==> design.v <==
`timescale 1ns / 1ps
module alu(
    input [2:0] funct3_in,    
    input [6:0] opcode_in, funct7_in,
    input [31:0] rs1_value_in, mux_result_in,    
    output reg [31:0] alu_result_out, raw_output
);
    localparam  reg_reg     = 7'b0110011,
                immediate   = 7'b0010011;
    always @(*) begin
        alu_result_out = 32'b0;
        case (opcode_in)
            immediate: begin
                case (funct3_in)
                    3'b000: alu_result_out = rs1_value_in + mux_result_in;
                    3'b001: alu_result_out = rs1_value_in << mux_result_in[4:0];
                    3'b010: alu_result_out = ($signed(rs1_value_in) < $signed(mux_result_in)) ? 1 : 0;
                    3'b011: alu_result_out = (rs1_value_in < mux_result_in) ? 1 : 0;
                    3'b100: alu_result_out = rs1_value_in ^ mux_result_in;
                    3'b101: begin
                        if (mux_result_in[11:5] == 0) alu_result_out = rs1_value_in >> mux_result_in[4:0];
                        else alu_result_out = $signed(rs1_value_in) >>> mux_result_in[4:0];
                    end
                    3'b110: alu_result_out = rs1_value_in | mux_result_in;
                    3'b111: alu_result_out = rs1_value_in & mux_result_in;          
                endcase
            end
            reg_reg: begin
                case (funct3_in)
                    3'b000: begin
                        if (funct7_in == 0) alu_result_out = rs1_value_in + mux_result_in;
                        else alu_result_out = rs1_value_in - mux_result_in;
                    end
                    3'b001: alu_result_out = rs1_value_in << mux_result_in[4:0];
                    3'b010: alu_result_out = ($signed(rs1_value_in) < $signed(mux_result_in)) ? 1 : 0;
                    3'b011: alu_result_out = (rs1_value_in < mux_result_in) ? 1 : 0;
                    3'b100: alu_result_out = rs1_value_in ^ mux_result_in;
                    3'b101: begin
                        if (funct7_in == 0) alu_result_out = rs1_value_in >> mux_result_in[4:0];
                        else alu_result_out = $signed(rs1_value_in) >>> mux_result_in[4:0];
                    end
                    3'b110: alu_result_out = rs1_value_in | mux_result_in;
                    3'b111: alu_result_out = rs1_value_in & mux_result_in;
                endcase             
            end
            default: begin
                alu_result_out = 32'b0;
            end
        endcase
        raw_output = alu_result_out;
    end        
endmodule
`timescale 1ns / 1ps
module decoder(
    input [31:0] instruction,
    output reg imm_sel_out, write_enable_out,
    output reg [2:0] funct3_out,
    output reg [4:0] rd_sel_out, rs1_sel_out, rs2_sel_out,
    output reg [6:0] funct7_out, opcode_out,
    output reg [11:0] imm_value_out
);
    localparam  reg_reg         = 7'b0110011,
                immediate       = 7'b0010011,
                upper_immediate = 7'b0110111,
                store           = 7'b0100011,
                branch          = 7'b1100011,
                jump            = 7'b1101111;
   always @(*) begin
        opcode_out = instruction[6:0];
        funct7_out = instruction[31:25];
        rs2_sel_out = instruction[24:20];
        rs1_sel_out = instruction[19:15];
        funct3_out = instruction[14:12];
        rd_sel_out = instruction[11:7];
        imm_value_out = instruction[31:20];
        imm_sel_out = 0;
        write_enable_out = 0;
        case (opcode_out)
            immediate: begin
                imm_sel_out = 1;
                write_enable_out = 1;             
            end
            reg_reg: begin
                imm_sel_out = 0;
                write_enable_out = 1;
            end
            default: begin
                imm_sel_out = 0;
                write_enable_out = 0;
            end
        endcase
   end
endmodule
`timescale 1ns / 1ps
module mux_alu(
    input imm_sel_in,
    input [11:0] imm_value_in,
    input [31:0] rs2_value_in,
    output [31:0] mux_result_out,
    output [11:0] trace_imm    
);
    assign mux_result_out = (imm_sel_in) ? {{20{imm_value_in[11]}}, imm_value_in} : rs2_value_in;
    assign trace_imm = imm_value_in;
endmodule
`timescale 1ns / 1ps
module raw_handler(
    input clk,
    input write_enable_in, write_enable_in_2,
    input [4:0] rs1_sel_in, rs2_sel_in, rd_write_back_in, rd_write_back_in_2,
    input [31:0] rs1_value_in, rs2_value_in, rd_value_in, rd_wb_value_2,
    output reg [4:0] get_rs1, get_rs2,
    output reg [31:0] rs1_value_out, rs2_value_out    
);
    always @(*) begin
        get_rs1 = rs1_sel_in;
        get_rs2 = rs2_sel_in;
        if (write_enable_in && rd_write_back_in != 5'b00000 && rs1_sel_in == rd_write_back_in) begin
            rs1_value_out = rd_value_in;
        end
        else if (write_enable_in_2 && rd_write_back_in_2 != 5'b00000 && rs1_sel_in == rd_write_back_in_2) begin
            rs1_value_out = rd_wb_value_2;
        end
        else begin
            rs1_value_out = rs1_value_in;
        end
        if (write_enable_in && rd_write_back_in != 5'b00000 && rs2_sel_in == rd_write_back_in) begin
            rs2_value_out = rd_value_in;
        end
        else if (write_enable_in_2 && rd_write_back_in_2 != 5'b00000 && rs2_sel_in == rd_write_back_in_2) begin
            rs2_value_out = rd_wb_value_2;
        end        
        else begin
            rs2_value_out = rs2_value_in;
        end
    end
endmodule
`timescale 1ns / 1ps
module register_file(
    input clk, write_enable_in,
    input [4:0] rd_sel_in, rs1_sel_in, rs2_sel_in,
    input [31:0] write_data_in,
    output reg [31:0] rs1_value_out, rs2_value_out,
    output reg [4:0] trace_rd, trace_rs1, trace_rs2,
    output reg [31:0] trace_write_in
);
    reg [31:0] registers [0:31];
    always @(*) begin
        rs1_value_out = (rs1_sel_in == 5'b00000) ? 32'b0 : registers[rs1_sel_in];
        rs2_value_out = (rs2_sel_in == 5'b00000) ? 32'b0 : registers[rs2_sel_in];
    end
    always @(posedge clk) begin
        if (write_enable_in && rd_sel_in != 5'b00000) begin
            registers[rd_sel_in] <= write_data_in;
        end   
        trace_rd <= rd_sel_in;
        trace_rs1 <= rs1_sel_in;
        trace_rs2 <= rs2_sel_in;
        trace_write_in <= write_data_in;   
    end
endmodule
`timescale 1ns / 1ps
module pipeline_reg_alu(
    input clk,
    input write_enable_in,
    input [4:0] rd_sel_in,
    input [31:0] alu_result_in,
    output reg write_enable_out,
    output reg [4:0] rd_sel_out, rd_write_back_2,
    output reg [31:0] alu_result_out, rd_wb_value_2
);
    always @(posedge clk) begin
        rd_sel_out <= rd_sel_in;
        alu_result_out <= alu_result_in;
        write_enable_out <= write_enable_in;
        rd_write_back_2 <= rd_sel_in;
        rd_wb_value_2 <= alu_result_in;                        
    end
endmodule
`timescale 1ns / 1ps
module pipeline_reg_decoder(
    input clk,
    input write_enable_in,
    input [31:0] mux_result_in, rs1_value_in,
    input [6:0] opcode_in, funct7_in,
    input [4:0] rd_sel_in,
    input [2:0] funct3_in,
    output reg write_enable_out,
    output reg [31:0] mux_result_out, rs1_value_out,
    output reg [6:0] opcode_out, funct7_out,
    output reg [4:0] rd_sel_out, raw_rd,
    output reg [2:0] funct3_out
);
    always @(posedge clk) begin
        write_enable_out <= write_enable_in;
        mux_result_out <= mux_result_in;
        rs1_value_out <= rs1_value_in;
        opcode_out <= opcode_in;
        funct7_out <= funct7_in;
        rd_sel_out <= rd_sel_in;
        funct3_out <= funct3_in;
        raw_rd <= rd_sel_in;  
    end
endmodule
`timescale 1ns / 1ps
module pipeline_reg_instruction(
    input clk,
    input [31:0] instruction_in,
    output reg [31:0] instruction_out,
    output reg [31:0] trace_instruction
);
    always @(posedge clk) begin
        instruction_out <= instruction_in;
        trace_instruction <= instruction_in;
    end
endmodule
`timescale 1ns / 1ps
module program_counter(
    input clk, rst_n,
    output reg [31:0] program_count
);
    always @(posedge clk) begin
        if (!rst_n) begin
            program_count <= 0;
        end
        else begin
            program_count <= program_count + 4;
        end
    end
endmodule
`timescale 1ns / 1ps
module cpu(
    input rst_n, clk,
    input [31:0] imem_insn,
    output [31:0] imem_addr,
    output [31:0] trace_instruction, trace_rd_value,
    output [11:0] trace_imm,
    output [4:0] trace_rd, trace_rs1, trace_rs2
);
    wire        imm_sel,
                write_enable,
                write_enable_reg,
                write_enable_alu;
    wire [31:0] instruction_reg,
                mux_result,
                mux_result_reg,
                rs1_value,
                rs1_value_reg,
                rs2_value,
                rs2_value_reg,
                alu_result,
                alu_result_reg,
                rd_wb_value,
                rd_wb_value_2,
                raw_rs1_value,
                raw_rs2_value;
    wire [11:0] imm_value;
    wire [6:0]  funct7,
                funct7_reg,
                opcode,
                opcode_reg;
    wire [4:0]  rd_sel,
                rd_sel_reg,
                rd_sel_wb,
                rd_write_back,
                rd_write_back_2,
                rs1_sel,
                rs1_sel_reg,
                rs2_sel,
                rs2_sel_reg,
                get_rs1,
                get_rs2;                
    wire [2:0]  funct3,
                funct3_reg;    
    pipeline_reg_instruction pri(
        .clk(clk),
        .instruction_in(imem_insn),
        .instruction_out(instruction_reg),
        .trace_instruction(trace_instruction)
    );
    pipeline_reg_decoder prd(
        .clk(clk),
        .write_enable_in(write_enable),
        .mux_result_in(mux_result),
        .rs1_value_in(raw_rs1_value),
        .opcode_in(opcode),
        .funct7_in(funct7),
        .rd_sel_in(rd_sel),
        .funct3_in(funct3),
        .write_enable_out(write_enable_reg),
        .mux_result_out(mux_result_reg),
        .rs1_value_out(rs1_value_reg),
        .opcode_out(opcode_reg),
        .funct7_out(funct7_reg),
        .rd_sel_out(rd_sel_reg),
        .funct3_out(funct3_reg),
        .raw_rd(rd_write_back)
    );
    pipeline_reg_alu pra(
        .clk(clk),
        .write_enable_in(write_enable_reg),
        .rd_sel_in(rd_sel_reg),
        .alu_result_in(alu_result),
        .write_enable_out(write_enable_alu),
        .rd_sel_out(rd_sel_wb),
        .alu_result_out(alu_result_reg),
        .rd_write_back_2(rd_write_back_2),
        .rd_wb_value_2(rd_wb_value_2)
    );
    program_counter pc(
        .clk(clk),
        .rst_n(rst_n),
        .program_count(imem_addr)
    );
    decoder dcr(
        .instruction(instruction_reg),
        .funct3_out(funct3),
        .funct7_out(funct7),
        .rd_sel_out(rd_sel),
        .rs1_sel_out(rs1_sel),
        .rs2_sel_out(rs2_sel),
        .imm_value_out(imm_value),
        .opcode_out(opcode),
        .imm_sel_out(imm_sel),
        .write_enable_out(write_enable)
    );
    mux_alu mux(
        .imm_sel_in(imm_sel),
        .imm_value_in(imm_value),
        .rs2_value_in(raw_rs2_value),
        .mux_result_out(mux_result),
        .trace_imm(trace_imm)
    );
    alu alu(
        .opcode_in(opcode_reg),
        .funct3_in(funct3_reg),
        .funct7_in(funct7_reg),
        .rs1_value_in(rs1_value_reg),
        .mux_result_in(mux_result_reg),
        .alu_result_out(alu_result),
        .raw_output(rd_wb_value)
    );
    raw_handler rwh(
        .clk(clk),
        .write_enable_in(write_enable_reg),
        .write_enable_in_2(write_enable_alu),
        .rs1_sel_in(rs1_sel),
        .rs2_sel_in(rs2_sel),
        .rd_write_back_in(rd_write_back),
        .rd_write_back_in_2(rd_write_back_2),
        .rs1_value_in(rs1_value),
        .rs2_value_in(rs2_value),
        .rd_value_in(rd_wb_value),
        .rd_wb_value_2(rd_wb_value_2),
        .get_rs1(get_rs1),
        .get_rs2(get_rs2),
        .rs1_value_out(raw_rs1_value),
        .rs2_value_out(raw_rs2_value)
    );
    register_file rgf(
        .clk(clk),
        .write_enable_in(write_enable_alu),
        .rd_sel_in(rd_sel_wb),
        .rs1_sel_in(get_rs1),
        .rs2_sel_in(get_rs2),
        .write_data_in(alu_result_reg),
        .rs1_value_out(rs1_value),
        .rs2_value_out(rs2_value),
        .trace_rd(trace_rd),
        .trace_rs1(trace_rs1),
        .trace_rs2(trace_rs2),
        .trace_write_in(trace_rd_value) 
    );
endmodule
==> run.sh <==
#!/bin/bash
# the make line also repeats each setting of config.mk as NAME=value (left out here)
make -C /OpenROAD-flow-scripts/flow DESIGN_CONFIG=/design/flow/config.mk WORK_HOME=/design/flow/orfs CLKGATE_MAP_FILE= finish
==> config.mk <==
export PLATFORM = sky130hd
export DESIGN_NAME = cpu
export DESIGN_NICKNAME = cpu
export VERILOG_FILES = /design/flow/design.v
export SDC_FILE = /design/flow/constraint.sdc
export NUM_CORES = 4
export LEC_CHECK = 0
export CAP_MARGIN = 20
export CORE_MARGIN = 2
export CORE_UTILIZATION = 66
export CTS_CLUSTER_SIZE = 43
export SETUP_SLACK_MARGIN = 0.75
export SLEW_MARGIN = 20
export TNS_END_PERCENT = 5
==> constraint.sdc <==
create_clock -name core_clock -period 2.84 [get_ports {clk}]
set_input_delay 0.5680 -clock core_clock [delete_from_list [all_inputs] [get_ports {clk}]]
set_output_delay 0.5680 -clock core_clock [all_outputs]
set_load 0.01 [all_outputs]
==> changes_impl.md, run 1 <==
### Implementation results

- Stages on the worst setup path: 10
- Max_cap viols: 0
- Yosys Instances: 4725
- Synthesized registers: 1258
- Fin. Hold Viols: 0
- Die Height: 316 um
- Drt drc: 0
- Max Slew Vio Count: 0
- Critical Setup Path Class: flop to flop
- CTS max path bufs: 3
- HP Class: input port to flop
- Wire length per cell: 37.8 um
- Complex Gates by Area: 11.6%
- R2r setup slk: -720 ps
- Worst setup startpoint: pri.instruction_out[15]$_DFF_P_
- GRT Overall Usage: 50.4%
- Top cells, area: edfxtp_1 48%, mux4_2 13%, dfxtp_1 7.3%, mux2i_1 6.7%, a221oi_1 2.3%
- Post-Layout Cell Count: 6925
- Setup crit end kind: flop
- Mapped Area: 64100 um2
- Setup WS post-layout: -716 ps
- Seq group: 20200 uW
- Yosys Warn Count: 8
- H-tree Lvls: 3
- Buf/Inv on CP: 3
- Count of cell types in the netlist: 89
- Cells after DPL: 6644
- Required @ worst endpoint: 3430 ps
- First-pass GRT wire length: 359 mm
- Int Pwr: 33600 uW
- Slew @ Worst Pin: 1100 ps
- R2R Path End: prd.rs1_value_out[3]$_DFF_P_
- Net switching power: 13200 uW
- CTS clk-pin slew, worst paths: 60 ps
- Static Leak: 0.0304 uW
- Cycle use final: 125%
- RR Startpoint: pri.instruction_out[15]$_DFF_P_
- Post-synth top flop: edfxtp_1
- Peak supply drop: 0.720 mV
- Crit path max-delay cell type: o211ai_1
- Unrepaired setup endpoints after global routing: yes
- Initial Util: 66.5%
- Switching power share of the total: 28.1%
- Hold endpoint: pri.instruction_out[8]$_DFF_P_
- Syn Area/Cell: 13.6 um2
- CP delay by family, top: AND-OR/OR-AND gates
- Fmax: 0.281 GHz
- Synth Seq Share: 55.3%
- Basic Gates by Area: 5.82%
- Top logic family: multiplexers
- Worst clock skew: 84.5 ps
- Die width: 316 um
- Layout area overhead: 24.5%
- Power share of the sequential group: 43.3%
- CTS tree: yes
- Adder share: 1.98%
- Clock power frac: 36.2%
- Worst setup path endpoint: prd.rs1_value_out[3]$_DFF_P_
- Full die area: 99600 um2
- Tool warning count: 97
- I/O Buffers: 154
- GP Congestion: 1.13
- Setup violators final: 84
- Core Box Area: 96400 um2
- Via Count: 54877
- Layout fillers: 4861
- Hold Crit Depth: 1
- Largest stage delay, worst path: 880 ps
- Rows: 114
- Status: complete, but fails checks
- Comb power frac: 20.5%
- Clock-net power: 16900 uW
- Antenna violations before repair: 12
- CP Data Arrival Time: 4140 ps
- Kind of start point of the critical path: flop
- Clk sink count: 1258
- Worst R2R Path Depth: 10
- Area share, top type: 48.0%
- Violated checks: setup timing
- Largest net degree at the start of global routing: 64
- First-pass detailed-route iteration total: 12
- Clk latency of the worst-skew pair: 790 ps
- Hold wc startpoint: imem_insn[8]
- Post-Route WL: 262 mm
- Synth area leader: edfxtp_1
- ANT nets after route: 0
- NumNets Final: 5672
- Final Critical Period: 3560 ps
- CTS Buf Count: 121
- Top power group: sequential cells
- Top cells by count: 1024 x edfxtp_1, 431 x mux2i_1, 376 x mux4_2
- Xor/xnor share: 0.847%
- Synth Instances: 4725
- Post-detail-place hpwl: 154 mm
- Synth async-reset ratio: 0%
- Vias/cell: 7.92
- Power Density: 586 nW/um2
- Number of DRC markers after the initial detailed-route iteration: 11828
- Hold Slack: 234 ps
- Count leader, synth: edfxtp_1
- Clock Tree Root: clkbuf_16
- Post-synth EDFFs: 1024
- Grt total ovfl: 0
- P_comb: 9600 uW
- Yosys chip area: 64100 um2
- Worst-path cell chain: buf_12, buf_12, mux2_2, o21ai_0, a21oi_1, o21ai_0, nand2_1, o211ai_1, a31oi_1, buf_4
- Critical path fanouts, max: 16
- Worst slew margin: 26.6%
- IO Count: 157
- Mux share: 21.2%
- Vias in the first global route: 53239
[area by class of cell]
class | count | area [um2] | area share [%]
flip-flops and latches | 1258 | 35500 | 44.6
multi-input cells | 3006 | 28500 | 35.7
repair buffers | 1030 | 9620 | 12.1
clock buffers | 170 | 3350 | 4.20
well taps | 1276 | 1600 | 2.00
clock inverters | 60 | 704 | 0.883
inverters | 121 | 472 | 0.591
diodes | 4 | 10.0 | 0.0125
[metrics by stage]
step	cell area, um2	util (%)	total power [uW]	setup TNS, ps	setup slack, ps
finish	79800	82.8	46800	-21180	-716
global route	79800	82.7	47600	-26570	-659
CTS	79200	82.2	45800	-15700	-495
detailed placement	73800	76.6	28900	-31000	-806
global placement	73800	76.6	28800	-28980	-732
floorplan	64700	-	25000	-10880	-171
[repair_timing]
item | in CTS | in global routing
hold buffers | 0 | 0
resized | 423 | 126
pin swaps | 86 | 75
cloned | 4 | 0
setup buffers | 35 | 8
endpoints found under the setup margin | 481 | 302
[per-layer routing]
metal	track usage, %	up-vias	part of all wire (%)
met5	0	-	0.056
met4	34.1	16	9.4
met3	19.8	2007	17
met2	74.1	6524	43
met1	61.9	25878	31
li1	-	20452	-
==> run 2: changes to the inputs <==
- ABC_AREA: unset -> 1
- CAP_MARGIN: 20 -> 0
- CORE_UTILIZATION: 66 -> 72
- CTS_CLUSTER_SIZE: 43 -> 10
- SETUP_SLACK_MARGIN: 0.75 -> 1.32
- TNS_END_PERCENT: 5 -> 10
- clock period: 2.84 -> 4.43 ns (I/O delays scaled with it)
==> changes_impl.md, run 2 <==
### Metrics

- Status: aborted with a tool error
- Stop stage: global routing (5_1_grt)
- Tool Error: [ERROR GRT-0232] Routing congestion too high. Check the congestion heatmap in the GUI.
- Rows: 112
- Yosys Warn Count: 8
- Full die area: 97200 um2
- Synth Seq Share: 52.0%
- Basic Gates by Area: 20.5%
- Yosys Instances: 8003
- Post-synth EDFFs: 1024
- Count leader, synth: nand2_1
- Die width: 312 um
- Syn Area/Cell: 8.52 um2
- Mux share: 0.147%
- Complex Gates by Area: 16.7%
- Post-detail-place hpwl: 177 mm
- Die Height: 312 um
- Adder share: 1.86%
- Count of cell types in the netlist: 63
- Synth area leader: edfxtp_1
- Placement Setup Slack: 864 ps
- Clk sink count: 1258
- Synth Instances: 8003
- Cells after DPL: 9066
- Synth async-reset ratio: 0%
- CTS Buf Count: 145
- GP Congestion: 1.12
- Xor/xnor share: 0.231%
- Yosys chip area: 68200 um2
- Core Box Area: 93600 um2
- Synthesized registers: 1258
- GRT Overall Usage: 86.6%
- Top cells by count: 1780 x nand2_1, 1024 x edfxtp_1, 861 x nand3_1
- CTS max path bufs: 3
- Initial Util: 72.8%
- I/O Buffers: 154
- IO Count: 157
- Top logic family: simple AND/OR/NAND/NOR gates
- Grt total ovfl: 522
- Mapped Area: 68200 um2
- Top cells, area: edfxtp_1 45%, nand2_1 9.8%, dfxtp_1 6.9%, nand3_1 6.3%, o21ai_0 5.3%
- Clock Tree Root: clkbuf_16
- Post-synth top flop: edfxtp_1
- Hold Buf Count CTS: 0
- Area share, top type: 45.1%
- H-tree Lvls: 4
==> run 2: per-layer routing <==
metal	GRT usage, %	GRT overflow
met3	80.8	71
met4	83.6	187
met5	66.0	18
met2	95.7	195
met1	85.5	51
==> run 2: what timing repair did <==
action | 4_1_cts
pin swaps | 2
gates resized | 40
cloned | 4
buffers inserted | 13
endpoints found under the setup margin | 86
==> run 2: through the flow <==
stage	utilization [%]	hold WS (ps)	total power, uW	area [um2]
after floorplan	-	326	16500	68300
after global placement	75.5	336	18300	70600
after detailed placement	75.5	339	18300	70700
after CTS	80.5	355	29500	75300
==> run 3: changes to the inputs <==
- ABC_AREA: 1 -> unset
- CAP_MARGIN: 0 -> 20
- CORE_UTILIZATION: 72 -> 59
- CTS_CLUSTER_SIZE: 10 -> unset
- SETUP_SLACK_MARGIN: 1.32 -> unset
- TNS_END_PERCENT: 10 -> unset
- clock period: 4.43 -> 2.73 ns (I/O delays scaled with it)
==> changes_impl.md, run 3 <==
### Implementation results

- Syn Area/Cell: 13.6 um2
- Max_cap viols: 0
- GRT Overall Usage: 45.3%
- Seq group: 21000 uW
- Worst slew margin: 40.2%
- Clock power frac: 37.2%
- CP delay by family, top: AND-OR/OR-AND gates
- Static Leak: 0.0313 uW
- Max Slew Vio Count: 0
- Yosys chip area: 64100 um2
- Post-synth top flop: edfxtp_1
- Setup TNS: -31610 ps
- GP Congestion: 1.06
- NumNets Final: 5869
- Clock-net power: 19000 uW
- Int Pwr: 36700 uW
- Largest stage delay, worst path: 370 ps
- P_comb: 11100 uW
- Yosys Instances: 4725
- H-tree Lvls: 4
- First-pass GRT wire length: 360 mm
- Setup crit end kind: flop
- Power Density: 613 nW/um2
- ANT nets after route: 0
- Clk latency of the worst-skew pair: 760 ps
- Count leader, synth: edfxtp_1
- Synth Seq Share: 55.3%
- Worst setup path endpoint: prd.mux_result_out[30]$_DFF_P_
- Basic Gates by Area: 5.82%
- Yosys Warn Count: 8
- Worst clock skew: 52.6 ps
- Critical Setup Path Class: flop to flop
- Area share, top type: 48.0%
- Setup violators final: 93
- Top logic family: multiplexers
- Top power group: sequential cells
- Complex Gates by Area: 11.6%
- Initial Util: 59.7%
- Via Count: 52244
- Clk sink count: 1258
- Synth async-reset ratio: 0%
- Hold wc startpoint: imem_insn[21]
- R2R Path End: prd.mux_result_out[30]$_DFF_P_
- Setup WS post-layout: -691 ps
- Clock Tree Root: clkbuf_16
- Switching power share of the total: 28.2%
- Vias in the first global route: 51748
- Power share of the sequential group: 41.1%
- Number of DRC markers after the initial detailed-route iteration: 8311
- Synth area leader: edfxtp_1
- Full die area: 111000 um2
- Post-synth EDFFs: 1024
- Net switching power: 14400 uW
- Drt drc: 0
- Worst setup startpoint: prd.mux_result_out[0]$_DFF_P_
- Hold Buf Count CTS: 0
- Mapped Area: 64100 um2
- Slew @ Worst Pin: 897 ps
- I/O Buffers: 154
- Adder share: 1.98%
- CTS Buf Count: 133
- Grt total ovfl: 0
- Mux share: 21.2%
- Largest net degree at the start of global routing: 67
- Status: complete, but fails checks
- Tool warning count: 97
- Cycle use final: 125%
- Post-detail-place hpwl: 165 mm
- Hold Crit Depth: 1
- Peak supply drop: 0.746 mV
- Die width: 334 um
- Count of cell types in the netlist: 89
- Core Box Area: 107000 um2
- Violated checks: setup timing
- Final Critical Period: 3420 ps
- Worst R2R Path Depth: 17
- Wire length per cell: 35.1 um
- Kind of start point of the critical path: flop
- Critical path fanouts, max: 2
- First-pass detailed-route iteration total: 7
- Top cells by count: 1024 x edfxtp_1, 431 x mux2i_1, 376 x mux4_2
- R2r setup slk: -690 ps
- CTS max path bufs: 3
- Fmax: 0.292 GHz
- Stages on the worst setup path: 17
- Xor/xnor share: 0.847%
- Fin. Hold Viols: 0
- Layout area overhead: 30.1%
- CTS clk-pin slew, worst paths: 60 ps
- Antenna violations before repair: 14
- Vias/cell: 7.20
- Worst-path cell chain: buf_8, ha_4, inv_2, fa_2, nor2b_4, o21ai_2, a21oi_2, o21ai_2, buf_6, nand3_4, a311oi_2, buf_4, xor2_2, a221oi_2, buf_4, or3_1, o211ai_1
- Comb power frac: 21.7%
- Hold endpoint: pri.instruction_out[21]$_DFF_P_
- Unrepaired setup endpoints after global routing: yes
- Post-Layout Cell Count: 7257
- Crit path max-delay cell type: dfxtp_4
- CP Data Arrival Time: 4060 ps
- CTS tree: yes
- Synthesized registers: 1258
- IO Count: 157
- Rows: 120
- Required @ worst endpoint: 3370 ps
- Cells after DPL: 6910
- Die Height: 334 um
- Top cells, area: edfxtp_1 48%, mux4_2 13%, dfxtp_1 7.3%, mux2i_1 6.7%, a221oi_1 2.3%
- RR Startpoint: prd.mux_result_out[0]$_DFF_P_
- Synth Instances: 4725
- HP Class: input port to flop
- Buf/Inv on CP: 5
- Post-Route WL: 254 mm
==> run 3: routing by layer <==
layer	GRT usage [%]	part of all wire, %
met1	55.2	32
met2	69.8	45
met3	13.8	14
met4	30.8	8.4
met5	0	0.036
==> run 3: repair_timing <==
action,4_1_cts,5_1_grt
setup endpoints to repair,122,128
buffers inserted,83,49
gates cloned,9,0
hold endpoints to repair,0,0
pin swaps,160,145
resized,444,184
==> run 3: area by class of cell <==
cell class | count | area (um2)
flip-flops and latches | 1258 | 35500
multi-input cells | 3006 | 29500
fillers | 6397 | 23900
repair buffers | 1215 | 11500
clock buffers | 196 | 3810
well taps | 1403 | 1760
clock inverters | 51 | 795
inverters | 121 | 475
diodes | 7 | 17.5
==> run 3: per-stage QoR <==
| step | hold slack [ps] | total power (uW) | cell area (um2) | util (%) | setup slack, ps |
|---|---|---|---|---|---|
| after floorplan | 325 | 25900 | 64500 | - | -403 |
| after global placement | 345 | 30500 | 75000 | 69.8 | -931 |
| after detailed placement | 342 | 30500 | 75000 | 69.9 | -905 |
| after CTS | 184 | 50400 | 82400 | 76.7 | -555 |
| after global routing | 210 | 52300 | 83400 | 77.7 | -810 |
| final | 213 | 51100 | 83400 | 77.7 | -691 |
==> run 4: changes to the inputs <==
- CAP_MARGIN: 20 -> 15
- CELL_PAD_IN_SITES_DETAIL_PLACEMENT: unset -> 0
- CELL_PAD_IN_SITES_GLOBAL_PLACEMENT: unset -> 0
- CORE_UTILIZATION: 59 -> 60
- GPL_ROUTABILITY_DRIVEN: unset -> 1
- MAX_ROUTING_LAYER: unset -> met4
- PLACE_DENSITY_LB_ADDON: unset -> 0.05
- SETUP_SLACK_MARGIN: unset -> 0.76
- clock period: 2.73 -> 2.64 ns (I/O delays scaled with it)
==> changes_impl.md, run 4 <==
### Implementation results

- Status: complete, but fails checks
- Violated checks: setup timing
- Crit path max-delay cell type: dfxtp_4
- Hold wc startpoint: imem_insn[21]
- Wire length per cell: 34.5 um
- Cells after DPL: 6964
- Top logic family: multiplexers
- Count leader, synth: edfxtp_1
- Yosys Instances: 4725
- Via Count: 53036
- Layout fillers: 5767
- Count of cell types in the netlist: 89
- Die Height: 331 um
- Fin. Hold Viols: 0
- Power share of the sequential group: 41.9%
- H-tree Lvls: 4
- Peak supply drop: 0.662 mV
- Static Leak: 0.0333 uW
- Setup TNS: -32730 ps
- Largest net degree at the start of global routing: 49
- R2R Path End: prd.mux_result_out[26]$_DFF_P_
- GRT Overall Usage: 47.3%
- CP Data Arrival Time: 3800 ps
- Worst setup path endpoint: prd.mux_result_out[26]$_DFF_P_
- Fmax: 0.315 GHz
- Required @ worst endpoint: 3260 ps
- Seq group: 21700 uW
- Antenna violations before repair: 7
- Vias/cell: 7.18
- Final Critical Period: 3170 ps
- Top cells by count: 1024 x edfxtp_1, 431 x mux2i_1, 376 x mux4_2
- Critical path fanouts, max: 3
- Worst clock skew: 53.3 ps
- Setup violators final: 94
- Rows: 119
- Mux share: 21.2%
- NumNets Final: 6015
- Area share, top type: 48.0%
- Die width: 331 um
- Slew @ Worst Pin: 964 ps
- Basic Gates by Area: 5.82%
- Adder share: 1.98%
- Post-detail-place hpwl: 167 mm
- Full die area: 109000 um2
- Hold endpoint: pri.instruction_out[21]$_DFF_P_
- Setup WS post-layout: -534 ps
- Initial Util: 60.7%
- Synth area leader: edfxtp_1
- CTS Buf Count: 132
- Int Pwr: 37200 uW
- Power Density: 610 nW/um2
- RR Startpoint: prd.mux_result_out[0]$_DFF_P_
- Post-DP Area: 75900 um2
- Synth Instances: 4725
- Clk latency of the worst-skew pair: 790 ps
- Complex Gates by Area: 11.6%
- CTS tree: yes
- ANT nets after route: 0
- Setup crit end kind: flop
- Cell mode on critical path: buf_6
- Critical Setup Path Class: flop to flop
- Synth Seq Share: 55.3%
- Max_cap viols: 0
- Core Box Area: 106000 um2
- IO Count: 157
- First-pass GRT wire length: 356 mm
- Xor/xnor share: 0.847%
- First-pass detailed-route iteration total: 9
- Clock power frac: 35.7%
- Clock-net power: 18500 uW
- CP delay by family, top: AND-OR/OR-AND gates
- Hold Crit Depth: 1
- Synth async-reset ratio: 0%
- Stages on the worst setup path: 17
- Worst setup startpoint: prd.mux_result_out[0]$_DFF_P_
- Post-synth top flop: edfxtp_1
- Grt total ovfl: 0
- Number of DRC markers after the initial detailed-route iteration: 8411
- Clk sink count: 1258
- Buf/Inv on CP: 5
- R2r setup slk: -530 ps
- Worst R2R Path Depth: 17
- Mapped Area: 64100 um2
- Finished Cell Area: 84900 um2
- Kind of start point of the critical path: flop
- Tot Pwr: 51800 uW
- Worst-path cell chain: buf_6, ha_4, inv_2, fa_2, nor2b_4, o21ai_4, a21oi_4, buf_6, buf_6, o2111ai_4, a211oi_2, o21ai_2, a32o_2, xnor2_2, o22ai_1, buf_4, a31oi_1
- GP Congestion: 1.12
- Worst slew margin: 35.5%
- Post-synth EDFFs: 1024
- Max Slew Vio Count: 0
- Tool warning count: 95
- Net switching power: 14600 uW
- CTS max path bufs: 3
- Post-Route WL: 255 mm
- Top cells, area: edfxtp_1 48%, mux4_2 13%, dfxtp_1 7.3%, mux2i_1 6.7%, a221oi_1 2.3%
- Yosys Warn Count: 8
- Drt drc: 0
- Synthesized registers: 1258
- Clock Tree Root: clkbuf_16
- Syn Area/Cell: 13.6 um2
- HP Class: input port to flop
- Vias in the first global route: 52192
- Yosys chip area: 64100 um2
- CTS clk-pin slew, worst paths: 70 ps
- Unrepaired setup endpoints after global routing: yes
- Switching power share of the total: 28.2%
- Top power group: sequential cells
- Cycle use final: 120%
- Layout area overhead: 32.4%
- Largest stage delay, worst path: 360 ps
- I/O Buffers: 154
- P_comb: 11600 uW
- Hold Slack: 162 ps
- Post-Layout Cell Count: 7386
- Comb power frac: 22.4%
run 4: final cells by class:
| cell class | count | area [um2] | area share (%) |
|---|---|---|---|
| clock inverters | 59 | 596 | 0.701 |
| repair buffers | 1362 | 13300 | 15.6 |
| flip-flops and latches | 1258 | 35600 | 41.9 |
| multi-input cells | 3006 | 29500 | 34.8 |
| diodes | 8 | 20.0 | 0.0236 |
| clock buffers | 181 | 3680 | 4.34 |
| well taps | 1391 | 1740 | 2.05 |
| inverters | 121 | 483 | 0.569 |
run 4: stage by stage:
| stage | setup slack (ps) | util (%) |
|---|---|---|
| after floorplan | -371 | - |
| after global placement | -908 | 71.9 |
| after detailed placement | -924 | 71.9 |
| after CTS | -560 | 78.8 |
| after global routing | -645 | 80.4 |
| final | -534 | 80.4 |
run 4: repair_timing:
| action | in CTS | in global routing |
|---|---|---|
| pin swaps | 135 | 139 |
| buffers inserted | 115 | 45 |
| hold buffers | 0 | 0 |
| resized | 539 | 420 |
| setup endpoints to repair | 764 | 852 |
| gates cloned | 14 | 0 |
run 4: per-layer routing:
metal  wire length [um]  global-route usage (%)
met1              82800                    55.9
met2             115000                    70.4
met3              34700                    12.9
met4              22700                    33.1
met5                  0                       -
==> run 5: changes to the inputs <==
- ABC_AREA: unset -> 1
- CAP_MARGIN: 15 -> 20
- CELL_PAD_IN_SITES_DETAIL_PLACEMENT: 0 -> unset
- CELL_PAD_IN_SITES_GLOBAL_PLACEMENT: 0 -> unset
- CORE_UTILIZATION: 60 -> 66
- CTS_CLUSTER_DIAMETER: unset -> 333
- CTS_CLUSTER_SIZE: unset -> 98
- GPL_ROUTABILITY_DRIVEN: 1 -> unset
- MAX_ROUTING_LAYER: met4 -> unset
- PLACE_DENSITY: unset -> 0.4
- PLACE_DENSITY_LB_ADDON: 0.05 -> unset
- SETUP_SLACK_MARGIN: 0.76 -> 0.5
- clock period: 2.64 -> 2.73 ns (I/O delays scaled with it)
==> changes_impl.md, run 5 <==
### Metrics

- Status: aborted with a tool error
- Stop stage: global routing (5_1_grt)
- IO Count: 157
- CTS max path bufs: 3
- Mux share: 0.147%
- Rows: 117
- Yosys Instances: 8003
- Core Box Area: 102000 um2
- Die width: 325 um
- Yosys Warn Count: 8
- Xor/xnor share: 0.231%
- Top logic family: simple AND/OR/NAND/NOR gates
- Count of cell types in the netlist: 63
- Basic Gates by Area: 20.5%
- Post-detail-place hpwl: 200 mm
- Top cells, area: edfxtp_1 45%, nand2_1 9.8%, dfxtp_1 6.9%, nand3_1 6.3%, o21ai_0 5.3%
- Adder share: 1.86%
- Area share, top type: 45.1%
- Post-synth EDFFs: 1024
- Post-synth top flop: edfxtp_1
- Synth Seq Share: 52.0%
- Complex Gates by Area: 16.7%
- Clk sink count: 1258
- I/O Buffers: 154
- Die Height: 325 um
- Mapped Area: 68200 um2
- Synth area leader: edfxtp_1
- Clock Tree Root: clkbuf_16
- Syn Area/Cell: 8.52 um2
- CTS Buf Count: 16
- Synth Instances: 8003
- Synth async-reset ratio: 0%
- GP Congestion: 1.10
- Synthesized registers: 1258
- Placement Setup Slack: -561 ps
- Initial Util: 66.7%
- Top cells by count: 1780 x nand2_1, 1024 x edfxtp_1, 861 x nand3_1
- Yosys chip area: 68200 um2
- Full die area: 106000 um2
- H-tree Lvls: 1
- Count leader, synth: nand2_1
## run 5: metrics by stage
stage	instance area [um2]	power (uW)	std cells
after detailed placement	76700	31700	9782
after global placement	76700	31500	9782
after floorplan	68500	26800	8036
after CTS	79700	38500	9875
## run 5: what timing repair did
action | CTS
pin swaps | 112
gates resized | 486
setup buffers | 52
setup endpoints to repair | 292
hold buffers | 0
gates cloned | 13
==> run 6: changes to the inputs <==
- ABC_AREA: 1 -> 0
- CAP_MARGIN: 20 -> 5
- CELL_PAD_IN_SITES_DETAIL_PLACEMENT: unset -> 1
- CELL_PAD_IN_SITES_GLOBAL_PLACEMENT: unset -> 2
- CORE_UTILIZATION: 66 -> 39
- CTS_CLUSTER_DIAMETER: 333 -> 237
- CTS_CLUSTER_SIZE: 98 -> unset
- GPL_ROUTABILITY_DRIVEN: unset -> 0
- GPL_TIMING_DRIVEN: unset -> 0
- MIN_ROUTING_LAYER: unset -> met2
- PLACE_DENSITY: 0.4 -> 0.53
- SETUP_SLACK_MARGIN: 0.5 -> 0.05
- TNS_END_PERCENT: unset -> 90
- clock period: 2.73 -> 3.14 ns (I/O delays scaled with it)
==> changes_impl.md, run 6 <==
### Metrics

- Syn Area/Cell: 13.6 um2
- I/O Buffers: 153
- Synth async-reset ratio: 0%
- Post-synth top flop: edfxtp_1
- Synth Instances: 4725
- Top cells by count: 1024 x edfxtp_1, 431 x mux2i_1, 376 x mux4_2
- Post-detail-place hpwl: 243 mm
- Core Box Area: 163000 um2
- Top cells, area: edfxtp_1 48%, mux4_2 13%, dfxtp_1 7.3%, mux2i_1 6.7%, a221oi_1 2.3%
- Status: aborted with a tool error
- H-tree Lvls: 4
- Count leader, synth: edfxtp_1
- Cells after DPL: 7190
- Yosys chip area: 64100 um2
- Initial Util: 39.3%
- Tool Error: [ERROR GRT-0232] Routing congestion too high. Check the congestion heatmap in the GUI.
- Xor/xnor share: 0.847%
- Adder share: 1.98%
- Count of cell types in the netlist: 89
- Synthesized registers: 1258
- Synth Seq Share: 55.3%
- Full die area: 168000 um2
- CTS Buf Count: 145
- Die Height: 409 um
- Yosys Warn Count: 8
- Yosys Instances: 4725
- IO Count: 157
- Rows: 148
- Post-DP Area: 71300 um2
- Synth area leader: edfxtp_1
- Clk sink count: 1258
- Die width: 409 um
- Hold Buf Count CTS: 0
- Grt total ovfl: 2
- Top logic family: multiplexers
- Complex Gates by Area: 11.6%
- GRT Overall Usage: 64.6%
- Post-synth EDFFs: 1024
- Area share, top type: 48.0%
- Basic Gates by Area: 5.82%
- Stop stage: global routing (5_1_grt)
- Clock Tree Root: clkbuf_16
- Mapped Area: 64100 um2
- Mux share: 21.2%
- CTS max path bufs: 3
[run 6: what timing repair did]
item / 4_1_cts
buffers inserted: 116
endpoints found under the setup margin: 311
gates resized: 1126
pin swaps: 136
[run 6: through the flow]
| stage | utilization (%) | TNS, ps | total power (uW) | worst slack [ps] |
|---|---|---|---|---|
| after floorplan | - | 0 | 22500 | 7.30 |
| after global placement | 42.1 | -2942730 | 25700 | -3790 |
| after detailed placement | 43.7 | -206560 | 25700 | -2520 |
| after CTS | 49.6 | -10430 | 43900 | -441 |
[run 6: metal layers]
layer	overflow	track usage [%]
met1	-	-
met4	2	41.7
met2	0	67.0
met3	0	76.8
met5	0	53.8
==> run 7: changes to the inputs <==
- ABC_AREA: 0 -> unset
- CAP_MARGIN: 5 -> 20
- CORE_ASPECT_RATIO: unset -> 0.54
- CORE_UTILIZATION: 39 -> 40
- CTS_CLUSTER_DIAMETER: 237 -> 330
- GPL_ROUTABILITY_DRIVEN: 0 -> unset
- HOLD_SLACK_MARGIN: unset -> -0.02
- MIN_ROUTING_LAYER: met2 -> unset
- PLACE_DENSITY: 0.53 -> unset
- PLACE_DENSITY_LB_ADDON: unset -> 0.25
- SETUP_SLACK_MARGIN: 0.05 -> unset
- TNS_END_PERCENT: 90 -> unset
- clock period: 3.14 -> 2.8 ns (I/O delays scaled with it)
==> changes_impl.md, run 7 <==
### Implementation results

- Status: complete, but fails checks
- Violated checks: setup timing
- FF+latch area: 35600 um2
- Max Slew Vio Count: 0
- Cells after DPL: 7150
- Synth Instances: 4725
- Via Count: 57254
- Yosys Instances: 4725
- Hold endpoint: pri.instruction_out[16]$_DFF_P_
- Slew @ Worst Pin: 1210 ps
- Clk latency of the worst-skew pair: 810 ps
- Top power group: sequential cells
- NumNets Final: 5571
- Kind of start point of the critical path: flop
- Drt drc: 0
- Final Critical Period: 3840 ps
- Max_cap viols: 0
- Critical Setup Path Class: flop to flop
- Clock-net power: 16600 uW
- Combinational gate area: 30500 um2
- Post-detail-place hpwl: 276 mm
- Layout area overhead: 31.2%
- Synth area leader: edfxtp_1
- Peak supply drop: 0.604 mV
- CP Data Arrival Time: 4360 ps
- Synth Seq Share: 55.3%
- Wire length per cell: 49.2 um
- Count leader, synth: edfxtp_1
- Post-Layout Cell Count: 7685
- Area share, top type: 48.0%
- Adder share: 1.98%
- Worst setup startpoint: prd.rs1_value_out[24]$_DFF_P_
- Setup TNS: -62500 ps
- Xor/xnor share: 0.847%
- Required @ worst endpoint: 3320 ps
- Tool warning count: 95
- Seq group: 20800 uW
- Finished Cell Area: 84100 um2
- HP Class: input port to flop
- Complex Gates by Area: 11.6%
- R2R Path End: prd.mux_result_out[24]$_DFF_P_
- R2r setup slk: -1040 ps
- Hold Crit Depth: 1
- Critical path fanouts, max: 10
- CTS clk-pin slew, worst paths: 70 ps
- Vias/cell: 7.45
- Die width: 549 um
- Power share of the sequential group: 42.1%
- I/O Buffers: 153
- Rows: 107
- Clock power frac: 33.6%
- First-pass GRT wire length: 488 mm
- Cell mode on critical path: nor2_1
- Number of DRC markers after the initial detailed-route iteration: 11230
- P_comb: 12000 uW
- CTS tree: yes
- Buf/Inv on CP: 2
- GRT Overall Usage: 44.9%
- CTS Buf Count: 116
- Layout fillers: 15146
- Static Leak: 0.0302 uW
- Switching power share of the total: 32.9%
- Crit path max-delay cell type: dfxtp_4
- Synth async-reset ratio: 0%
- Net switching power: 16200 uW
- Hold Buf Count CTS: 0
- Post-Route WL: 378 mm
- Stages on the worst setup path: 12
- CTS max path bufs: 3
- Setup crit end kind: flop
- Worst slew margin: 19.0%
- Full die area: 164000 um2
- Vias in the first global route: 51845
- Post-synth EDFFs: 1024
- Core Box Area: 158000 um2
- Basic Gates by Area: 5.82%
- RR Startpoint: prd.rs1_value_out[24]$_DFF_P_
- Initial Util: 40.5%
- Mux share: 21.2%
- Worst setup path endpoint: prd.mux_result_out[24]$_DFF_P_
- Worst R2R Path Depth: 12
- Setup WS post-layout: -1040 ps
- Power Density: 587 nW/um2
- Mapped Area: 64100 um2
- Largest stage delay, worst path: 580 ps
- Worst clock skew: 65.6 ps
- Top cells, area: edfxtp_1 48%, mux4_2 13%, dfxtp_1 7.3%, mux2i_1 6.7%, a221oi_1 2.3%
- ANT nets after route: 0
- Comb power frac: 24.3%
- Setup violators final: 182
- Clock Tree Root: clkbuf_16
- Placement Setup Slack: -3180 ps
- Count of cell types in the netlist: 89
- Largest net degree at the start of global routing: 36
- Yosys Warn Count: 8
- Fmax: 0.260 GHz
- Unrepaired setup endpoints after global routing: yes
- H-tree Lvls: 3
- Yosys chip area: 64100 um2
- CP delay by family, top: AND-OR/OR-AND gates
- Top cells by count: 1024 x edfxtp_1, 431 x mux2i_1, 376 x mux4_2
- Worst-path cell chain: inv_1, ha_1, clkbuf_4, nor2_1, a211oi_1, a21oi_2, nor2_1, a221o_1, o31ai_4, a21oi_4, nand2_2, o211ai_1
- Top logic family: multiplexers
- Antenna violations before repair: 36
- Hold Slack: 186 ps
- Grt total ovfl: 0
- IO Count: 157
- Post-DP Area: 71600 um2
- Fin. Hold Viols: 0
- Synthesized registers: 1258
- First-pass detailed-route iteration total: 10
- Syn Area/Cell: 13.6 um2
- Post-synth top flop: edfxtp_1
- Hold wc startpoint: imem_insn[16]
- Die Height: 298 um
- GP Congestion: 1.08
- Cycle use final: 137%
- Int Pwr: 33200 uW
- Clk sink count: 1258
-- run 7: repair_timing --
action / in CTS / in global routing
setup endpoints to repair: 617 / 253
gates cloned: 1 / 2
pin swaps: 139 / 110
resized: 1326 / 237
setup buffers: 221 / 94
-- run 7: layer usage --
layer | global-route usage, % | vias to the layer above | routed length, um
li1 | - | 20314 | -
met4 | 13.0 | 50 | 14200
met2 | 49.9 | 6109 | 127000
met3 | 34.8 | 888 | 84800
met1 | 63.5 | 29893 | 150000
met5 | 2.10 | - | 1640
-- run 7: final cells by class --
class,instances,share of cell area [%]
inverter,121,0.649
tap,2125,3.16
sequential,1258,42.4
timing repair buffer,579,8.39
clock buffer,162,3.93
antenna,23,0.0685
clock inverter,56,0.536
multi-input combinational,3006,36.3
buffer,355,4.57
-- run 7: metrics by stage --
step,utilization [%],total power [uW]
after floorplan,-,25200
after global placement,43.3,29200
after detailed placement,45.2,29400
after CTS,52.0,47600
after global routing,53.1,49800
final,53.1,49400
==> run 8: changes to the inputs <==
- CAP_MARGIN: 20 -> 15
- CELL_PAD_IN_SITES_DETAIL_PLACEMENT: 1 -> 0
- CELL_PAD_IN_SITES_GLOBAL_PLACEMENT: 2 -> 0
- CORE_ASPECT_RATIO: 0.54 -> unset
- CORE_UTILIZATION: 40 -> 70
- CTS_CLUSTER_DIAMETER: 330 -> 371
- GPL_ROUTABILITY_DRIVEN: unset -> 1
- GPL_TIMING_DRIVEN: 0 -> unset
- HOLD_SLACK_MARGIN: -0.02 -> unset
- MAX_ROUTING_LAYER: unset -> met4
- PLACE_DENSITY_LB_ADDON: 0.25 -> unset
- SETUP_SLACK_MARGIN: unset -> 0.4
- clock period: 2.8 -> 2.26 ns (I/O delays scaled with it)
==> changes_impl.md, run 8 <==
### Metrics

- Hold Buf Count CTS: 0
- Top cells, area: edfxtp_1 48%, mux4_2 13%, dfxtp_1 7.3%, mux2i_1 6.7%, a221oi_1 2.3%
- Grt total ovfl: 4860
- Synth Seq Share: 55.3%
- Basic Gates by Area: 5.82%
- Yosys chip area: 64100 um2
- Xor/xnor share: 0.847%
- GP Congestion: 1.16
- Mux share: 21.2%
- Yosys Instances: 4725
- Initial Util: 70.9%
- Top logic family: multiplexers
- Synth async-reset ratio: 0%
- CTS Buf Count: 121
- Mapped Area: 64100 um2
- Status: aborted with a tool error
- Cells after DPL: 6830
- Yosys Warn Count: 8
- Stop stage: global routing (5_1_grt)
- IO Count: 157
- Core Box Area: 90400 um2
- Syn Area/Cell: 13.6 um2
- Full die area: 94000 um2
- Clock Tree Root: clkbuf_16
- Complex Gates by Area: 11.6%
- Post-DP Area: 76600 um2
- Synthesized registers: 1258
- Area share, top type: 48.0%
- CTS max path bufs: 3
- Post-synth EDFFs: 1024
- Adder share: 1.98%
- Placement Setup Slack: -1360 ps
- Tool Error: [ERROR GRT-0116] Global routing finished with congestion. Check the congestion regions in the DRC Viewer.
- Top cells by count: 1024 x edfxtp_1, 431 x mux2i_1, 376 x mux4_2
- Rows: 110
- Die width: 307 um
- Count of cell types in the netlist: 89
- Clk sink count: 1258
- Synth Instances: 4725
- H-tree Lvls: 3
- Die Height: 307 um
- I/O Buffers: 154
- Count leader, synth: edfxtp_1
- Synth area leader: edfxtp_1
- Post-synth top flop: edfxtp_1
- GRT Overall Usage: 100%
- Post-detail-place hpwl: 191 mm
run 8: layer usage:
metal / GRT usage [%] / overflow
met5: - / -
met4: 103 / 1030
met3: 91.1 / 549
met2: 113 / 2896
met1: 94.0 / 385
run 8: per-stage QoR:
stage                     hold WS, ps  power, uW
after floorplan                   325      31600
after global placement            341      37000
after detailed placement          342      37300
after CTS                         119      60400
run 8: repair_timing:
item | CTS
endpoints found under the hold margin | 0
endpoints found under the setup margin | 915
gates cloned | 25
pin swaps | 144
resized | 796
buffers inserted | 140
==> run 9: changes to the inputs <==
- CAP_MARGIN: 15 -> 30
- CELL_PAD_IN_SITES_DETAIL_PLACEMENT: 0 -> unset
- CELL_PAD_IN_SITES_GLOBAL_PLACEMENT: 0 -> unset
- CORE_UTILIZATION: 70 -> 72
- CTS_CLUSTER_DIAMETER: 371 -> 29
- CTS_CLUSTER_SIZE: unset -> 53
- GPL_ROUTABILITY_DRIVEN: 1 -> unset
- HOLD_SLACK_MARGIN: unset -> 0.08
- MAX_ROUTING_LAYER: met4 -> unset
- PLACE_DENSITY_LB_ADDON: unset -> 0.27
- SETUP_SLACK_MARGIN: 0.4 -> 0.85
- SLEW_MARGIN: 20 -> 5
- TNS_END_PERCENT: unset -> 75
- clock period: 2.26 -> 3.33 ns (I/O delays scaled with it)
==> changes_impl.md, run 9 <==
### Metrics

- Status: aborted with a tool error
- Stop stage: clock tree synthesis (4_1_cts)
- Tool Error: [ERROR DPL-0033] detailed placement checks failed during check placement.
- Xor/xnor share: 0.847%
- Adder share: 1.98%
- Synth Instances: 4725
- Die width: 302 um
- IO Count: 157
- Top cells by count: 1024 x edfxtp_1, 431 x mux2i_1, 376 x mux4_2
- Top cells, area: edfxtp_1 48%, mux4_2 13%, dfxtp_1 7.3%, mux2i_1 6.7%, a221oi_1 2.3%
- Die Height: 302 um
- Syn Area/Cell: 13.6 um2
- Initial Util: 72.5%
- Post-synth top flop: edfxtp_1
- Full die area: 91400 um2
- GP Congestion: 1.15
- Count leader, synth: edfxtp_1
- Top logic family: multiplexers
- Synthesized registers: 1258
- Yosys Warn Count: 8
- Yosys chip area: 64100 um2
- Mapped Area: 64100 um2
- Post-detail-place hpwl: 162 mm
- Cells after DPL: 6214
- Synth async-reset ratio: 0%
- Synth Seq Share: 55.3%
- Basic Gates by Area: 5.82%
- Mux share: 21.2%
- Count of cell types in the netlist: 89
- Synth area leader: edfxtp_1
- I/O Buffers: 154
- Post-synth EDFFs: 1024
- Rows: 109
- Yosys Instances: 4725
- Core Box Area: 88400 um2
- Area share, top type: 48.0%
- Complex Gates by Area: 11.6%
==> run 9: stage by stage <==
| stage | setup TNS [ps] | util, % | instance area (um2) | setup slack [ps] |
|---|---|---|---|---|
| floorplan | 0 | - | 64900 | 319 |
| global placement | -368 | 80.2 | 70900 | -71.0 |
| detailed placement | -595 | 80.4 | 71100 | -125 |
==> run 10: changes to the inputs <==
- CAP_MARGIN: 30 -> 20
- CORE_UTILIZATION: 72 -> 70
- CTS_CLUSTER_DIAMETER: 29 -> unset
- CTS_CLUSTER_SIZE: 53 -> 41
- HOLD_SLACK_MARGIN: 0.08 -> unset
- PLACE_DENSITY_LB_ADDON: 0.27 -> unset
- SETUP_SLACK_MARGIN: 0.85 -> unset
- SLEW_MARGIN: 5 -> 20
- TNS_END_PERCENT: 75 -> unset
- clock period: 3.33 -> 3.28 ns (I/O delays scaled with it)
==> changes_impl.md, run 10 <==
### Metrics

- Post-synth EDFFs: 1024
- Grt total ovfl: 943
- CTS max path bufs: 3
- Stop stage: global routing (5_1_grt)
- Status: aborted with a tool error
- Synth Instances: 4725
- Top logic family: multiplexers
- Adder share: 1.98%
- Synth Seq Share: 55.3%
- Mux share: 21.2%
- Rows: 110
- H-tree Lvls: 3
- Synth async-reset ratio: 0%
- Synthesized registers: 1258
- I/O Buffers: 154
- CTS Buf Count: 118
- Yosys Warn Count: 8
- Hold Buf Count CTS: 0
- Complex Gates by Area: 11.6%
- Mapped Area: 64100 um2
- Initial Util: 70.9%
- Post-detail-place hpwl: 171 mm
- GRT Overall Usage: 89.9%
- Yosys chip area: 64100 um2
- Clk sink count: 1258
- Area share, top type: 48.0%
- IO Count: 157
- Xor/xnor share: 0.847%
- Basic Gates by Area: 5.82%
- Syn Area/Cell: 13.6 um2
- Count leader, synth: edfxtp_1
- Clock Tree Root: clkbuf_16
- Full die area: 94000 um2
- Post-synth top flop: edfxtp_1
- Yosys Instances: 4725
- Tool Error: [ERROR GRT-0232] Routing congestion too high. Check the congestion heatmap in the GUI.
- Core Box Area: 90400 um2
- Top cells, area: edfxtp_1 48%, mux4_2 13%, dfxtp_1 7.3%, mux2i_1 6.7%, a221oi_1 2.3%
- Count of cell types in the netlist: 89
- GP Congestion: 1.06
- Die width: 307 um
- Die Height: 307 um
- Top cells by count: 1024 x edfxtp_1, 431 x mux2i_1, 376 x mux4_2
- Synth area leader: edfxtp_1
==> run 10: what timing repair did <==
item | in CTS
gates resized | 165
cloned | 2
endpoints found under the setup margin | 71
setup buffers | 20
pin swaps | 52
==> run 10: metal layers <==
metal | GRT overflow | global-route usage [%]
met1 | 99 | 88.1
met2 | 373 | 97.9
met3 | 134 | 84.6
met4 | 309 | 90.4
met5 | 28 | 68.9
==> run 10: metrics by stage <==
stage | cells | area (um2) | setup slack [ps] | power (uW) | util, %
2_1_floorplan | 4758 | 64300 | 9.38 | 21500 | -
3_3_place_gp | 6384 | 71800 | -429 | 24800 | 79.5
3_5_place_dp | 6384 | 71800 | -465 | 24900 | 79.5
4_1_cts | 6628 | 76900 | -99.6 | 39600 | 85.0
==> run 11: changes to the inputs <==
- CORE_UTILIZATION: 70 -> 72
- CTS_CLUSTER_SIZE: 41 -> 25
- SETUP_SLACK_MARGIN: unset -> 0.52
- clock period: 3.28 -> 3.63 ns (I/O delays scaled with it)
==> changes_impl.md, run 11 <==
### Metrics

- Yosys chip area: 64100 um2
- Xor/xnor share: 0.847%
- Placement Setup Slack: -255 ps
- Adder share: 1.98%
- Tool Error: [ERROR GRT-0228] Horizontal edge usage exceeds the maximum allowed. (15, 6) usage=65535 limit=3200
- Area share, top type: 48.0%
- Top cells by count: 1024 x edfxtp_1, 431 x mux2i_1, 376 x mux4_2
- Mux share: 21.2%
- Syn Area/Cell: 13.6 um2
- Complex Gates by Area: 11.6%
- Clk sink count: 1258
- Synth Instances: 4725
- Die width: 302 um
- H-tree Lvls: 3
- Top cells, area: edfxtp_1 48%, mux4_2 13%, dfxtp_1 7.3%, mux2i_1 6.7%, a221oi_1 2.3%
- I/O Buffers: 154
- Full die area: 91400 um2
- Post-synth top flop: edfxtp_1
- Clock Tree Root: clkbuf_16
- Count of cell types in the netlist: 89
- Yosys Instances: 4725
- Status: aborted with a tool error
- Initial Util: 72.5%
- GP Congestion: 1.07
- Synthesized registers: 1258
- Die Height: 302 um
- Count leader, synth: edfxtp_1
- Cells after DPL: 6140
- Core Box Area: 88400 um2
- Yosys Warn Count: 8
- Synth Seq Share: 55.3%
- Top logic family: multiplexers
- Basic Gates by Area: 5.82%
- Stop stage: global routing (5_1_grt)
- CTS Buf Count: 119
- Hold Buf Count CTS: 0
- Post-detail-place hpwl: 170 mm
- Mapped Area: 64100 um2
- IO Count: 157
- Post-synth EDFFs: 1024
- Synth async-reset ratio: 0%
- CTS max path bufs: 3
- Rows: 109
- Synth area leader: edfxtp_1
-- run 11: through the flow --
| stage | util, % | total power [uW] | instance area, um2 | setup TNS, ps |
|---|---|---|---|---|
| floorplan | - | 19400 | 64300 | 0 |
| global placement | 79.1 | 21700 | 69900 | -572 |
| detailed placement | 79.1 | 21800 | 69900 | -791 |
| CTS | 85.7 | 35200 | 75800 | 0 |
-- run 11: repair_timing --
item                                    4_1_cts
endpoints found under the setup margin      210
cloned                                        7
pin swaps                                    35
resized                                     262
buffers inserted                             50
==> run 12: changes to the inputs <==
- ABC_AREA: unset -> 1
- CAP_MARGIN: 20 -> 15
- CELL_PAD_IN_SITES_DETAIL_PLACEMENT: unset -> 2
- CELL_PAD_IN_SITES_GLOBAL_PLACEMENT: unset -> 1
- CORE_MARGIN: 2 -> 3
- CORE_UTILIZATION: 72 -> 51
- CTS_CLUSTER_DIAMETER: unset -> 152
- CTS_CLUSTER_SIZE: 25 -> 45
- GPL_ROUTABILITY_DRIVEN: unset -> 0
- HOLD_SLACK_MARGIN: unset -> 0.06
- MAX_ROUTING_LAYER: unset -> met4
- PLACE_DENSITY_LB_ADDON: unset -> 0.05
- SETUP_SLACK_MARGIN: 0.52 -> 0.7
- SLEW_MARGIN: 20 -> 5
- TNS_END_PERCENT: unset -> 45
- clock period: 3.63 -> 3.55 ns (I/O delays scaled with it)
==> changes_impl.md, run 12 <==
### Metrics

- Post-synth top flop: edfxtp_1
- Rows: 133
- Full die area: 138000 um2
- Tool Error: [ERROR DPL-0033] detailed placement checks failed during check placement.
- IO Count: 157
- Status: aborted with a tool error
- Area share, top type: 45.1%
- Top logic family: simple AND/OR/NAND/NOR gates
- Syn Area/Cell: 8.52 um2
- Adder share: 1.86%
- Die Height: 372 um
- Count of cell types in the netlist: 63
- Mapped Area: 68200 um2
- I/O Buffers: 154
- Complex Gates by Area: 16.7%
- Yosys Instances: 8003
- Synthesized registers: 1258
- Mux share: 0.147%
- Synth area leader: edfxtp_1
- Initial Util: 51.6%
- Xor/xnor share: 0.231%
- Top cells, area: edfxtp_1 45%, nand2_1 9.8%, dfxtp_1 6.9%, nand3_1 6.3%, o21ai_0 5.3%
- Synth Seq Share: 52.0%
- Die width: 372 um
- Yosys Warn Count: 8
- Synth Instances: 8003
- Top cells by count: 1780 x nand2_1, 1024 x edfxtp_1, 861 x nand3_1
- Count leader, synth: nand2_1
- Stop stage: detailed placement (3_5_place_dp)
- Synth async-reset ratio: 0%
- Post-synth EDFFs: 1024
- Yosys chip area: 68200 um2
- Core Box Area: 132000 um2
- Basic Gates by Area: 20.5%
-- run 12: stage by stage --
stage	total power, uW	instance area (um2)
after global placement	23000	72500
after floorplan	20500	68300
==> run 13: changes to the inputs <==
- ABC_AREA: 1 -> unset
- CAP_MARGIN: 15 -> 5
- CELL_PAD_IN_SITES_DETAIL_PLACEMENT: 2 -> unset
- CELL_PAD_IN_SITES_GLOBAL_PLACEMENT: 1 -> unset
- CORE_MARGIN: 3 -> 2
- CORE_UTILIZATION: 51 -> 66
- CTS_CLUSTER_DIAMETER: 152 -> 381
- CTS_CLUSTER_SIZE: 45 -> 41
- GPL_ROUTABILITY_DRIVEN: 0 -> unset
- HOLD_SLACK_MARGIN: 0.06 -> unset
- MAX_ROUTING_LAYER: met4 -> unset
- PLACE_DENSITY_LB_ADDON: 0.05 -> unset
- SETUP_SLACK_MARGIN: 0.7 -> 0.67
- SLEW_MARGIN: 5 -> 20
- TNS_END_PERCENT: 45 -> unset
- clock period: 3.55 -> 2.78 ns (I/O delays scaled with it)
==> changes_impl.md, run 13 <==
### Metrics

- Status: aborted with a tool error
- Stop stage: global routing (5_1_grt)
- Rows: 114
- Die Height: 316 um
- Synth area leader: edfxtp_1
- Mapped Area: 64100 um2
- I/O Buffers: 154
- CTS max path bufs: 3
- Clk sink count: 1258
- H-tree Lvls: 2
- Xor/xnor share: 0.847%
- GP Congestion: 1.10
- Top cells by count: 1024 x edfxtp_1, 431 x mux2i_1, 376 x mux4_2
- Synth async-reset ratio: 0%
- Adder share: 1.98%
- Basic Gates by Area: 5.82%
- Top logic family: multiplexers
- Yosys chip area: 64100 um2
- Placement Setup Slack: -832 ps
- Post-synth top flop: edfxtp_1
- Die width: 316 um
- IO Count: 157
- Synth Seq Share: 55.3%
- Mux share: 21.2%
- CTS Buf Count: 36
- Post-synth EDFFs: 1024
- Initial Util: 66.5%
- Top cells, area: edfxtp_1 48%, mux4_2 13%, dfxtp_1 7.3%, mux2i_1 6.7%, a221oi_1 2.3%
- Complex Gates by Area: 11.6%
- Count leader, synth: edfxtp_1
- Synth Instances: 4725
- Core Box Area: 96400 um2
- Yosys Instances: 4725
- Post-detail-place hpwl: 177 mm
- Post-DP Area: 75100 um2
- Hold Buf Count CTS: 0
- Clock Tree Root: clkbuf_16
- Full die area: 99600 um2
- Count of cell types in the netlist: 89
- Syn Area/Cell: 13.6 um2
- Area share, top type: 48.0%
- Yosys Warn Count: 8
- Synthesized registers: 1258
run 13: repair_timing:
action	CTS
setup buffers	130
setup endpoints to repair	581
gates resized	574
cloned	10
pin swaps	162
run 13: per-stage QoR:
step	std cells	utilization [%]	TNS, ps	power (uW)	hold WS (ps)
after CTS	6992	82.6	-19410	38900	225
after global placement	6787	77.9	-31280	30000	338
after floorplan	4758	-	-1100	25700	325
after detailed placement	6787	77.9	-33060	30100	340
==> run 14: changes to the inputs <==
- CAP_MARGIN: 5 -> 20
- CELL_PAD_IN_SITES_DETAIL_PLACEMENT: unset -> 1
- CORE_ASPECT_RATIO: unset -> 1.96
- CORE_MARGIN: 2 -> 5
- CORE_UTILIZATION: 66 -> 20
- CTS_CLUSTER_DIAMETER: 381 -> unset
- CTS_CLUSTER_SIZE: 41 -> 73
- MAX_ROUTING_LAYER: unset -> met5
- PLACE_DENSITY_LB_ADDON: unset -> 0.03
- SETUP_SLACK_MARGIN: 0.67 -> unset
- SLEW_MARGIN: 20 -> 40
- clock period: 2.78 -> 6.47 ns (I/O delays scaled with it)
==> changes_impl.md, run 14 <==
### Implementation results

- Synthesized registers: 1258
- Power share of the sequential group: 41.8%
- Die width: 414 um
- Setup TNS: 0 ps
- Clk latency of the worst-skew pair: 880 ps
- Complex Gates by Area: 11.6%
- Yosys chip area: 64100 um2
- Fin. Hold Viols: 0
- Max Slew Vio Count: 0
- Top power group: sequential cells
- Worst setup path endpoint: prd.rs1_value_out[0]$_DFF_P_
- Buf/Inv on CP: 2
- First-pass detailed-route iteration total: 5
- Mux share: 21.2%
- Adder share: 1.98%
- CP Data Arrival Time: 5680 ps
- Clk sink count: 1258
- Tot Pwr: 21400 uW
- NumNets Final: 5093
- Grt met1 use: 21.9%
- Post-Layout Cell Count: 9328
- Met2 global-route usage: 40.6%
- Power Density: 276 nW/um2
- Largest stage delay, worst path: 680 ps
- CTS max path bufs: 4
- RR Startpoint: prd.mux_result_out[4]$_DFF_P_
- Grt total ovfl: 0
- Post-synth top flop: edfxtp_1
- Hold endpoint: prd.rd_sel_out[1]$_DFF_P_
- Top cells by count: 1024 x edfxtp_1, 431 x mux2i_1, 376 x mux4_2
- Clock power frac: 41.7%
- Yosys Warn Count: 8
- Seq group: 8940 uW
- First-pass GRT wire length: 472 mm
- CP delay by family, top: AND-OR/OR-AND gates
- HP Class: flop to flop
- Xor/xnor share: 0.847%
- Vias in the first global route: 49633
- GRT busiest layer: met2
- Wire length per cell: 38.3 um
- Top logic family: multiplexers
- Hold wc startpoint: pri.instruction_out[8]$_DFF_P_
- Cycle use final: 75.9%
- Clock Tree Root: clkbuf_16
- Net switching power: 6440 uW
- Critical Setup Path Class: flop to flop
- Kind of start point of the critical path: flop
- Post-CTS setup buffers: 0
- Via Count: 45452
- GP Congestion: 0.979
- CTS tree: yes
- Fmax: 0.204 GHz
- GRT Overall Usage: 20.9%
- Basic Gates by Area: 5.82%
- Synth async-reset ratio: 0%
- Stages on the worst setup path: 13
- Int Pwr: 15000 uW
- Top cells, area: edfxtp_1 48%, mux4_2 13%, dfxtp_1 7.3%, mux2i_1 6.7%, a221oi_1 2.3%
- Count of cell types in the netlist: 89
- Worst slew margin: 36.2%
- Syn Area/Cell: 13.6 um2
- CTS clk-pin slew, worst paths: 80 ps
- Largest net degree at the start of global routing: 86
- Drt drc: 0
- Tool warning count: 92
- Critical path fanouts, max: 9
- Crit path max-delay cell type: o21ai_1
- H-tree Lvls: 4
- Static Leak: 0.0267 uW
- Max_cap viols: 0
- Met3 usage: 2.22%
- Worst setup startpoint: prd.mux_result_out[4]$_DFF_P_
- Synth Instances: 4725
- Core Box Area: 320000 um2
- CTS Buf Count: 156
- Rows: 291
- Worst R2R Path Depth: 13
- Antenna violations before repair: 14
- Count leader, synth: edfxtp_1
- Vias/cell: 4.87
- Yosys Instances: 4725
- Status: timing/DRC/antenna clean
- Setup violators final: 0
- Clock-net power: 8930 uW
- Hold Slack: 352 ps
- Hold Crit Depth: 0
- Initial Util: 20.1%
- P_comb: 3530 uW
- Post-detail-place hpwl: 242 mm
- IO Count: 157
- Area share, top type: 48.0%
- I/O Buffers: 154
- Post-synth EDFFs: 1024
- Hold Buf Count CTS: 0
- Required @ worst endpoint: 7240 ps
- Cells after DPL: 9045
- Setup crit end kind: flop
- ANT nets after route: 0
- Full die area: 333000 um2
- R2R Path End: prd.rs1_value_out[0]$_DFF_P_
- Post-DP Area: 72400 um2
- Final Critical Period: 4910 ps
- Finished Cell Area: 77500 um2
- Comb power frac: 16.5%
- Switching power share of the total: 30.1%
- Layout area overhead: 20.9%
- Number of DRC markers after the initial detailed-route iteration: 2707
- Unrepaired setup endpoints after global routing: no
- Peak supply drop: 0.186 mV
- PostCTS Resize Cnt: 0
- Post-Route WL: 358 mm
- Worst clock skew: 66.7 ps
- Mapped Area: 64100 um2
- Slew @ Worst Pin: 951 ps
- Worst-path cell chain: clkinv_1, ha_1, nor2_1, o21ai_0, a21oi_1, buf_4, o21ai_1, nand3_1, a311oi_2, nand2_1, a31oi_1, nor2_1, a31oi_1
- R2r setup slk: 1560 ps
- Synth Seq Share: 55.3%
- Die Height: 803 um
- Synth area leader: edfxtp_1
-- run 14: per-stage QoR --
stage,utilization (%),setup slack [ps]
3_5_place_dp,22.7,1670
6_report,24.2,1560
3_3_place_gp,22.5,1030
5_1_grt,24.2,1470
2_1_floorplan,-,2570
4_1_cts,24.2,1620
-- run 14: cell type report --
class                      instances  area (um2)
antenna                            6        15.0
clock buffer                     193        4250
clock inverter                    80         704
fill                           34805      242000
inverter                         121         462
multi-input combinational       3006       27300
sequential                      1258       35500
tap                             4248        5320
timing repair buffer             416        3990
-- run 14: metal layers --
| layer | routed length (um) | vias up |
|---|---|---|
| li1 | - | 19238 |
| met1 | 129000 | 24677 |
| met2 | 196000 | 1007 |
| met3 | 9560 | 528 |
| met4 | 23200 | 2 |
| met5 | 12 | - |
Power is estimated from default activity; no workload was simulated.
